==> try-xenon <==
==> flow/design.v <==
`default_nettype none
module organ_tone (
    input  logic        clk,
    input  logic        rst,
    input  logic [3:0]  SW,
    output logic        tone,
    output logic [15:0] lcd_freq
);
logic newclock;  
logic reset;  
logic [31:0]d;  
logic [31:0]desiredfreq;  
logic [23:0] LcdDisplay;  
logic [31:0] ScopeInfoB;  
getdesiredfreq getfreq (.clk(clk), .SW(SW[3:1]),.desiredfreq(desiredfreq),
.LcdDisplay(LcdDisplay),.LcdinfoDisplay(lcd_freq),.ScopeInfoB(ScopeInfoB));
counter counter1(.clk(clk), .reset(reset | rst), .Q(d));
clockdiv clockdiv1(.d(d),.desiredfreq(desiredfreq),.clk(clk),.rst(rst),.reset(reset),.newclock(newclock));
mux2 mux (.a(newclock), .b(1'b0),.sel(SW[0]),.out(tone));
endmodule
module counter(input logic clk, input logic reset, output logic [31:0] Q);
always_ff @ (posedge (clk))
begin 
	if (reset)
		begin
		Q<=32'b1;
		end
	else
		Q<=Q+32'b1;
end
endmodule
module clockdiv (input logic [31:0] d,input logic [31:0] desiredfreq,input logic clk, input logic rst, output logic reset, output logic newclock);
always_ff @ (posedge (clk))
begin
	if (rst)
		begin
		newclock<=1'b0;
		reset<=1'b0;
		end
	else if (d==((32'd25000000/(desiredfreq))-32'd1))
		begin
		newclock<=1'b1;
		end
	else if (d>=((32'd50000000/(desiredfreq))-32'b1))
		begin
		newclock<=1'b0;
		reset<=1'b1;
		end
	else
		begin
		newclock<= newclock;
		reset<=1'b0;
		end
end
endmodule
module getdesiredfreq (
input logic clk, 
input logic [2:0] SW,
output logic [31:0] desiredfreq, 
output logic [23:0] LcdDisplay,
output logic [15:0] LcdinfoDisplay,
output logic [31:0] ScopeInfoB);
parameter character_0 =8'h30;
parameter character_1 =8'h31;
parameter character_2 =8'h32;
parameter character_3 =8'h33;
parameter character_4 =8'h34;
parameter character_5 =8'h35;
parameter character_6 =8'h36;
parameter character_7 =8'h37;
parameter character_8 =8'h38;
parameter character_9 =8'h39;
parameter character_A =8'h41;
parameter character_B =8'h42;
parameter character_C =8'h43;
parameter character_D =8'h44;
parameter character_E =8'h45;
parameter character_F =8'h46;
parameter character_G =8'h47;
parameter character_H =8'h48;
parameter character_I =8'h49;
parameter character_J =8'h4A;
parameter character_K =8'h4B;
parameter character_L =8'h4C;
parameter character_M =8'h4D;
parameter character_N =8'h4E;
parameter character_O =8'h4F;
parameter character_P =8'h50;
parameter character_Q =8'h51;
parameter character_R =8'h52;
parameter character_S =8'h53;
parameter character_T =8'h54;
parameter character_U =8'h55;
parameter character_V =8'h56;
parameter character_W =8'h57;
parameter character_X =8'h58;
parameter character_Y =8'h59;
parameter character_Z =8'h5A;
parameter character_lowercase_a= 8'h61;
parameter character_lowercase_b= 8'h62;
parameter character_lowercase_c= 8'h63;
parameter character_lowercase_d= 8'h64;
parameter character_lowercase_e= 8'h65;
parameter character_lowercase_f= 8'h66;
parameter character_lowercase_g= 8'h67;
parameter character_lowercase_h= 8'h68;
parameter character_lowercase_i= 8'h69;
parameter character_lowercase_j= 8'h6A;
parameter character_lowercase_k= 8'h6B;
parameter character_lowercase_l= 8'h6C;
parameter character_lowercase_m= 8'h6D;
parameter character_lowercase_n= 8'h6E;
parameter character_lowercase_o= 8'h6F;
parameter character_lowercase_p= 8'h70;
parameter character_lowercase_q= 8'h71;
parameter character_lowercase_r= 8'h72;
parameter character_lowercase_s= 8'h73;
parameter character_lowercase_t= 8'h74;
parameter character_lowercase_u= 8'h75;
parameter character_lowercase_v= 8'h76;
parameter character_lowercase_w= 8'h77;
parameter character_lowercase_x= 8'h78;
parameter character_lowercase_y= 8'h79;
parameter character_lowercase_z= 8'h7A;
parameter character_colon = 8'h3A;           
parameter character_stop = 8'h2E;            
parameter character_semi_colon = 8'h3B;    
parameter character_minus = 8'h2D;          
parameter character_divide = 8'h2F;          
parameter character_plus = 8'h2B;           
parameter character_comma = 8'h2C;           
parameter character_less_than = 8'h3C;     
parameter character_greater_than = 8'h3E;  
parameter character_equals = 8'h3D;          
parameter character_question = 8'h3F;       
parameter character_dollar = 8'h24;          
parameter character_space=8'h20;            
parameter character_exclaim=8'h21;           
always_comb
	case(SW[2:0])
	3'b000: 
		begin
		desiredfreq=32'd523; 
		LcdDisplay={character_D,character_O,character_space}; 
		LcdinfoDisplay=16'h0523;
		ScopeInfoB={character_S,character_0,character_0,character_0};
		end
	3'b001: 
		begin 
		desiredfreq=32'd587; 
		LcdDisplay={character_R,character_E,character_space}; 
		LcdinfoDisplay=16'h0587;
		ScopeInfoB={character_S,character_0,character_0,character_1};
		end
	3'b010: 
		begin 
		desiredfreq=32'd659; 
		LcdDisplay={character_M, character_E,character_space}; 
		LcdinfoDisplay=16'h0659;
		ScopeInfoB={character_S,character_0,character_1,character_0};
		end
	3'b011: 
		begin 
		desiredfreq=32'd698; 
		LcdDisplay={character_F, character_A,character_space}; 
		LcdinfoDisplay=16'h0698;
		ScopeInfoB={character_S,character_0,character_1,character_1};
		end
	3'b100: 
		begin 
		desiredfreq=32'd783; 
		LcdDisplay={character_S, character_O,character_space}; 
		LcdinfoDisplay=16'h0783;
		ScopeInfoB={character_S,character_1,character_0,character_0};
		end
	3'b101: 
		begin 
		desiredfreq=32'd880; 
		LcdDisplay={character_L, character_A,character_space}; 
		LcdinfoDisplay=16'h0880;
		ScopeInfoB={character_S,character_1,character_0,character_1};
		end
	3'b110: 
		begin 
		desiredfreq=32'd987; 
		LcdDisplay={character_T, character_I,character_space};
		LcdinfoDisplay=16'h0987;
		ScopeInfoB={character_S,character_1,character_1,character_0};
		end
	3'b111: 
		begin 
		desiredfreq=32'd1046; 
		LcdDisplay={character_D, character_O, character_2};
		LcdinfoDisplay=16'h1046;
		ScopeInfoB={character_S,character_1,character_1,character_1};
		end
	default:
		begin 
		desiredfreq=32'd1000; 
		LcdDisplay={character_N, character_O,character_space};		
		LcdinfoDisplay=16'h1000;
		ScopeInfoB={character_S,character_lowercase_z,character_lowercase_z,character_lowercase_z};
		end 
	endcase
endmodule
module mux2 (input logic a, input logic b, input logic sel, output logic out);
assign out=sel?a:b;
endmodule
==> flow/run.sh <==
#!/bin/bash
# the make line also repeats each setting of config.mk as NAME=value (left out here)
make -C /OpenROAD-flow-scripts/flow DESIGN_CONFIG=/design/flow/config.mk WORK_HOME=/design/flow/orfs CLKGATE_MAP_FILE= finish
==> flow/config.mk <==
export PLATFORM = sky130hd
export DESIGN_NAME = organ_tone
export DESIGN_NICKNAME = organ_tone
export VERILOG_FILES = /design/flow/design.v
export SDC_FILE = /design/flow/constraint.sdc
export NUM_CORES = 4
export LEC_CHECK = 0
export ABC_AREA = 1
export CAP_MARGIN = 20
export CORE_MARGIN = 2
export CORE_UTILIZATION = 72
export CTS_CLUSTER_DIAMETER = 232
export PLACE_DENSITY_LB_ADDON = 0.2
export SETUP_SLACK_MARGIN = 2.43
export SLEW_MARGIN = 20
==> flow/constraint.sdc <==
create_clock -name core_clock -period 80.4 [get_ports {clk}]
set_input_delay 16.0800 -clock core_clock [delete_from_list [all_inputs] [get_ports {clk}]]
set_output_delay 16.0800 -clock core_clock [all_outputs]
set_load 0.01 [all_outputs]
==> try-tundra (differences from try-xenon) <==
--- a/flow/config.mk
+++ b/flow/config.mk
@@ -8,8 +8,11 @@
 export ABC_AREA = 1
-export CAP_MARGIN = 20
+export CAP_MARGIN = 0
+export CORE_ASPECT_RATIO = 1.53
 export CORE_MARGIN = 2
 export CORE_UTILIZATION = 72
-export CTS_CLUSTER_DIAMETER = 232
-export PLACE_DENSITY_LB_ADDON = 0.2
-export SETUP_SLACK_MARGIN = 2.43
+export CTS_CLUSTER_DIAMETER = 255
+export CTS_CLUSTER_SIZE = 96
+export PLACE_DENSITY = 0.36
+export SETUP_SLACK_MARGIN = -2.0
 export SLEW_MARGIN = 20
+export TNS_END_PERCENT = 5
==> flow/constraint.sdc (replaced) <==
create_clock -name core_clock -period 54.0 [get_ports {clk}]
set_input_delay 10.8000 -clock core_clock [delete_from_list [all_inputs] [get_ports {clk}]]
set_output_delay 10.8000 -clock core_clock [all_outputs]
set_load 0.01 [all_outputs]
==> try-pepper (differences from try-xenon) <==
==> flow/config.mk (replaced) <==
export PLATFORM = sky130hd
export DESIGN_NAME = organ_tone
export DESIGN_NICKNAME = organ_tone
export VERILOG_FILES = /design/flow/design.v
export SDC_FILE = /design/flow/constraint.sdc
export NUM_CORES = 4
export LEC_CHECK = 0
export CAP_MARGIN = 20
export CORE_ASPECT_RATIO = 1.93
export CORE_MARGIN = 2
export CORE_UTILIZATION = 42
export CTS_CLUSTER_DIAMETER = 381
export CTS_CLUSTER_SIZE = 65
export GPL_TIMING_DRIVEN = 0
export SLEW_MARGIN = 20
export TNS_END_PERCENT = 15
==> flow/constraint.sdc (replaced) <==
create_clock -name core_clock -period 100.0 [get_ports {clk}]
set_input_delay 20.0000 -clock core_clock [delete_from_list [all_inputs] [get_ports {clk}]]
set_output_delay 20.0000 -clock core_clock [all_outputs]
set_load 0.01 [all_outputs]
==> results <==
- try-tundra aborted during detailed placement (3_5_place_dp), error DPL-0038. try-pepper finished clean. try-xenon ran to the end with no violations.
- In try-xenon the design area is smaller than in try-pepper, by about 0.3%.
- The first-iteration DRC count of try-xenon is 2.5 times that of try-pepper.
- Of try-pepper and try-xenon, try-xenon has the higher via count (gap 9.9%, measured against try-xenon).
- Synthesized cell count: try-pepper is lower than try-tundra (about 24%).
